// HandwashSensor
module HandwashSensor(
    input clk,
    input reset,
    input acceptLeftHandDistance,
    input [15:0] leftHandDistance,
    input acceptLeftHandGain,
    input [7:0] leftHandGain,
    input acceptRightHandDistance,
    input [15:0] rightHandDistance,
    input acceptRightHandGain,
    input [7:0] rightHandGain,
    output waterOn
);
Size in the first run: ~80 flip-flops, roughly 11,000 um^2 of cells after synthesis.
clock: 4.46 ns
lec_check: 0
abc_area: 1
cap_margin: 20
core_margin: 2
core_utilization: 70
cts_cluster_diameter: 39
setup_slack_margin: 0.77
slew_margin: 20
run.sh (not shown) runs the stock make flow with config.mk's settings and CLKGATE_MAP_FILE=.
Then changed:
ABC_AREA = not set   (was 1)
CORE_ASPECT_RATIO = 0.5   (was not set)
CORE_UTILIZATION = 59   (was 70)
CTS_CLUSTER_DIAMETER = not set   (was 39)
SETUP_SLACK_MARGIN = not set   (was 0.77)
clock period = 7.0 ns   (was 4.46 ns; I/O delays follow)
Outcome: The new run went through all stages and came out clean; total power decreases by 56%; final area falls by about 18%; routed wire length falls by about 32%; global-route usage drops by 12 points; final cell count drops by 25%; worst setup slack gains 1.5 ns; fmax went down by 19%; core utilization decreases by 22 points; clock power shrinks by 36%.
Then changed:
CORE_MARGIN = 8   (was 2)
CORE_UTILIZATION = 40   (was 59)
CTS_CLUSTER_DIAMETER = 109   (was not set)
CTS_CLUSTER_SIZE = 17   (was not set)
PLACE_DENSITY_LB_ADDON = 0.0   (was not set)
TNS_END_PERCENT = 15   (was not set)
Utilization goes down by 22 points.
Combinational power stays flat.
Global-route usage decreases by 9.9 points.
Flip-flop count is unchanged.
Setup slack gets worse by 0.10 ns.
Via count falls slightly.
Then changed:
CAP_MARGIN = 25   (was 20)
CELL_PAD_IN_SITES_DETAIL_PLACEMENT = 1   (was not set)
CORE_ASPECT_RATIO = 0.84   (was 0.5)
CORE_MARGIN = 2   (was 8)
CTS_CLUSTER_DIAMETER = not set   (was 109)
CTS_CLUSTER_SIZE = not set   (was 17)
PLACE_DENSITY_LB_ADDON = 0.25   (was 0.0)
TNS_END_PERCENT = not set   (was 15)
What happened: Synthesized cell count does not change. Die area falls by 14%. Cell area hardly moves. Routed wire length rose by 5.6%. Sequential share of layout area is about the same. Area after synthesis is unchanged. Cell count drops by 0.86%. Worst setup slack gets worse by 0.065 ns. Maximum frequency is lower by 1.2%.

========
HandwashSensor again, from the RTL that the note above started with.
export LEC_CHECK = 0
export ABC_AREA = 1
export CAP_MARGIN = 20
export CORE_MARGIN = 2
export CORE_UTILIZATION = 72
export CTS_CLUSTER_DIAMETER = 218
export CTS_CLUSTER_SIZE = 99
export PLACE_DENSITY = 0.4
export SLEW_MARGIN = 20
export TNS_END_PERCENT = 5
create_clock -name core_clock -period 3.27 [get_ports {clk}]
The baseline reached the layout checks and failed them: setup timing.
Rerun with:
- ABC_AREA: 1 -> not set
- CTS_CLUSTER_DIAMETER: 218 -> 98
- CTS_CLUSTER_SIZE: 99 -> 21
- PLACE_DENSITY: 0.4 -> 0.8
- TNS_END_PERCENT: 5 -> not set
- clock period: 3.27 -> 4.4 ns (I/O delays scaled with it)
- With this change the flow finished with capacitance limit, slew limit, setup timing left
- wire length falls by a few percent
- final area went down by a few percent
- register-to-register slack gets better by 1100 ps
- setup slack improved by 1100 ps
- power came out lower by well over a third
- non-clock buffer count came out lower by 16
Rerun with:
- CORE_UTILIZATION: 72 -> 48
- CTS_CLUSTER_DIAMETER: 98 -> not set
- CTS_CLUSTER_SIZE: 21 -> not set
- PLACE_DENSITY: 0.8 -> not set
- clock period: 4.4 -> 5.18 ns (I/O delays scaled with it)
Effect: Now the flow went through all stages and came out clean; hold slack gains 13 ps; wire length shrinks by well over a third; power shrinks by a quarter to a third; worst setup slack gains 810 ps; utilization shrinks by 41 points; via count shrinks by a quarter to a third; global-route usage shrinks by 23 points; flip-flop count does not change; synthesized cell count is unchanged; count of clock-buffer cells in the layout is unchanged; cell count shrinks by a few percent.
Rerun with:
- CORE_UTILIZATION: 48 -> 64
- clock period: 5.18 -> 4.11 ns (I/O delays scaled with it)
=> This time the run completed and failed the layout checks on setup timing; worst setup slack loses 650 ps; total power is higher by 42%; routed wire length rose by 22%.
Rerun with:
- CORE_UTILIZATION: 64 -> 40
- clock period: 4.11 -> 7.0 ns (I/O delays scaled with it)
Result: The changed run passed the timing, DRC and antenna checks; maximum frequency goes down by 12%; cell area goes down by 16%; cell count goes down by 3.9%; combinational power goes down by 64%; worst setup slack improved by 2300 ps; register-to-register slack improved by 2300 ps; hold slack improved by 49 ps; core utilization goes down by 41 points; clock-buffer cell count is unchanged.
Rerun with:
- CAP_MARGIN: 20 -> 40
- CORE_MARGIN: 2 -> 10
- GPL_ROUTABILITY_DRIVEN: not set -> 0
- HOLD_SLACK_MARGIN: not set -> 0.29
- PLACE_DENSITY: not set -> 0.53
- SETUP_SLACK_MARGIN: not set -> 1.5
Result: Power went down by a few percent. Final cell count stays flat. Fmax went down slightly. Global-route usage went down by 3.3 points. Setup slack loses 79 ps. Combinational power went up slightly. Routed wire length went up by a few percent. Clock power went down by a little under a tenth. Final area stays flat. Sequential cell count stays the same.

========
HandwashSensor again, from the RTL that the note above started with.
Settings: LEC_CHECK=0, CAP_MARGIN=20, CORE_MARGIN=2, CORE_UTILIZATION=72, CTS_CLUSTER_DIAMETER=98, CTS_CLUSTER_SIZE=91, PLACE_DENSITY_LB_ADDON=0.27, SLEW_MARGIN=20; clock period 4.4 ns.
The first run stopped in global routing, error ODB-0269.
Then changed:
CORE_UTILIZATION = 40   (was 72)
CTS_CLUSTER_DIAMETER = not set   (was 98)
CTS_CLUSTER_SIZE = not set   (was 91)
PLACE_DENSITY_LB_ADDON = not set   (was 0.27)
clock period = 5.18 ns   (was 4.4 ns; I/O delays follow)
Result: With this change the flow completed with no timing, DRC or antenna violations; synthesized area is unchanged; synthesized cell count is unchanged; die area rose by 77%.
Then changed:
CORE_UTILIZATION = 67   (was 40)
CTS_CLUSTER_DIAMETER = 98   (was not set)
clock period = 4.4 ns   (was 5.18 ns; I/O delays follow)
Outcome: With this change the flow ran to the end with violations: setup timing; synthesized area stays the same; via count went up by 14%; routed wire length went up by 20%; sequential share of layout area went down by 1.0 points; worst setup slack is worse by 420 ps; hold slack is better by 63 ps; final cell count went down by 2.0%; design area went up by 12%; combinational power went up by 66%; power went up by 24%; fmax went up by 7.9%.
Then changed:
CORE_UTILIZATION = 72   (was 67)
CTS_CLUSTER_SIZE = 80   (was not set)
PLACE_DENSITY = 0.66   (was not set)
What happened: The new run completed and failed the layout checks on capacitance limit, slew limit, setup timing. Wire length came out higher by 66%. Core utilization is higher by 10 points. Area after synthesis does not change. Power rises by 12%. Die size decreases by 6.7%. Final area climbs by 2.9%. Non-clock buffer count went up by 22. Register-to-register slack got worse by 440 ps. Global-route usage increases by 13 points. Via count goes up by 24%.
Then changed:
CORE_UTILIZATION = 65   (was 72)
CTS_CLUSTER_DIAMETER = not set   (was 98)
CTS_CLUSTER_SIZE = not set   (was 80)
PLACE_DENSITY = not set   (was 0.66)
clock period = 5.41 ns   (was 4.4 ns; I/O delays follow)
Result: The changed run finished with timing, DRC and antenna clean; cell count drops by a little under a tenth; die area grows by roughly a tenth; clock skew shrinks by 11 ps; worst setup slack is better by 910 ps; first-iteration DRC count shrinks by well over a third; total power falls by a quarter to a third.
Then changed:
ABC_AREA = 1   (was not set)
CORE_ASPECT_RATIO = 0.91   (was not set)
CORE_UTILIZATION = 72   (was 65)
CTS_CLUSTER_DIAMETER = 54   (was not set)
CTS_CLUSTER_SIZE = 93   (was not set)
MAX_ROUTING_LAYER = met4   (was not set)
PLACE_DENSITY_LB_ADDON = 0.06   (was not set)
SETUP_SLACK_MARGIN = 0.45   (was not set)
TNS_END_PERCENT = 75   (was not set)
What happened: Non-clock buffer count drops by 5; combinational power climbs by 76%; fmax climbs by 7.3%; first-iteration DRC count climbs to 3.0 times its value; critical path depth climbs by 1.

========
== run A ==
HandwashSensor again, from the RTL that the note above started with.
## HandwashSensor
module HandwashSensor(
    input clk,
    input reset,
    input acceptLeftHandDistance,
    input [15:0] leftHandDistance,
    input acceptLeftHandGain,
    input [7:0] leftHandGain,
    input acceptRightHandDistance,
    input [15:0] rightHandDistance,
    input acceptRightHandGain,
    input [7:0] rightHandGain,
    output waterOn
);
make LEC_CHECK=0 ABC_AREA=1 CAP_MARGIN=5 CORE_MARGIN=2 CORE_UTILIZATION=70 CTS_CLUSTER_DIAMETER=40 CTS_CLUSTER_SIZE=72 SLEW_MARGIN=20 TNS_END_PERCENT=5 finish   # period 3.65 ns
The flow completed for run A, but it is not clean: the layout still shows setup timing.
### run A -> run B
- clearing CTS_CLUSTER_DIAMETER, which used to be 40
- clearing ABC_AREA, which used to be 1
- clearing CTS_CLUSTER_SIZE, which used to be 72
- clearing TNS_END_PERCENT, which used to be 5
- swapping 5 for 20 in CAP_MARGIN
- putting PLACE_DENSITY at 0.43 where nothing was set
- swapping 70 for 64 in CORE_UTILIZATION
- swapping 3.65 for 6.03 in the clock period (ns, I/O delays scaled along)
### Flow results
- Run B finished every stage and its layout cleared the timing, DRC and antenna checks.
- Total routed wirelength in run B is 34% below run A.
- Row pre-placement core utilization: run B lower / run A higher
- Going from run A to run B, overall power consumption shrinks by about 60%.
- Logic share of the area, run B and run A: larger value in run B
> inputs changed (run B -> run C)
- CORE_UTILIZATION now 67, was 64
- ABC_AREA now 1, previously not set
- PLACE_DENSITY no longer set, was 0.43
- the clock period (ns, I/O delays scaled along) now 4.46, was 6.03
### Flow results
Measured against each other, run C and run B differ in via count, the higher figure coming from run C.
On count of clock buffers in the final design, the lower figure sits with run C, not run B.
Run C went all the way through the flow, and no timing, DRC or antenna check failed.
Lower cell-internal power among run C and run B: run B
### run C -> run D
- CORE_UTILIZATION changed from 67 to 72
- CTS_CLUSTER_SIZE newly set to 96
- CTS_CLUSTER_DIAMETER newly set to 400
- the clock period (ns, I/O delays scaled along) changed from 4.46 to 4.24
==> comparison <==
Run D: flow complete, layout not clean; failing: setup timing. Compared with run C, run D shows combinational power that has gone up by more than a quarter. Sequential power grows by a few percent when moving from run C to run D. Highest fanout seen on the critical path: run D lower than run C. Relative to run C, cell area has gone up in run D. Global-route usage: run D > run C.
> inputs changed (run D -> run E)
- a change of CAP_MARGIN from 20 to 0
- an added SETUP_SLACK_MARGIN of 0.64
- an added TNS_END_PERCENT of 10
Notes after the runs:
FAIL: run D; every other run in run D and run E is clean. Taking run D over run E, the largest net degree at the start of global routing ratio works out to 0.868. | buffer and inverter count on the worst path | lower: run E |. The overall power of run E exceeds that of run D by 95 uW.
> inputs changed (run E -> run F)
- ABC_AREA removed (was 1)
- TNS_END_PERCENT removed (was 10)
- CAP_MARGIN changed from 0 to 20
- CTS_CLUSTER_DIAMETER changed from 400 to 54
- SETUP_SLACK_MARGIN changed from 0.64 to 0.45
- CTS_CLUSTER_SIZE removed (was 96)
- the clock period (ns, I/O delays scaled along) changed from 4.24 to 5.41
[summary]
- Run F vs run E: netlist area before placement down by a little under 10%
- Row wire length of the first global-routing pass: run F lower / run E higher
- Run F against run E: final cycle utilization of the critical path down 6.2 points; longest individual stage delay on the worst path closely matched the old numbers.
Power and IR drop assume default switching activity.
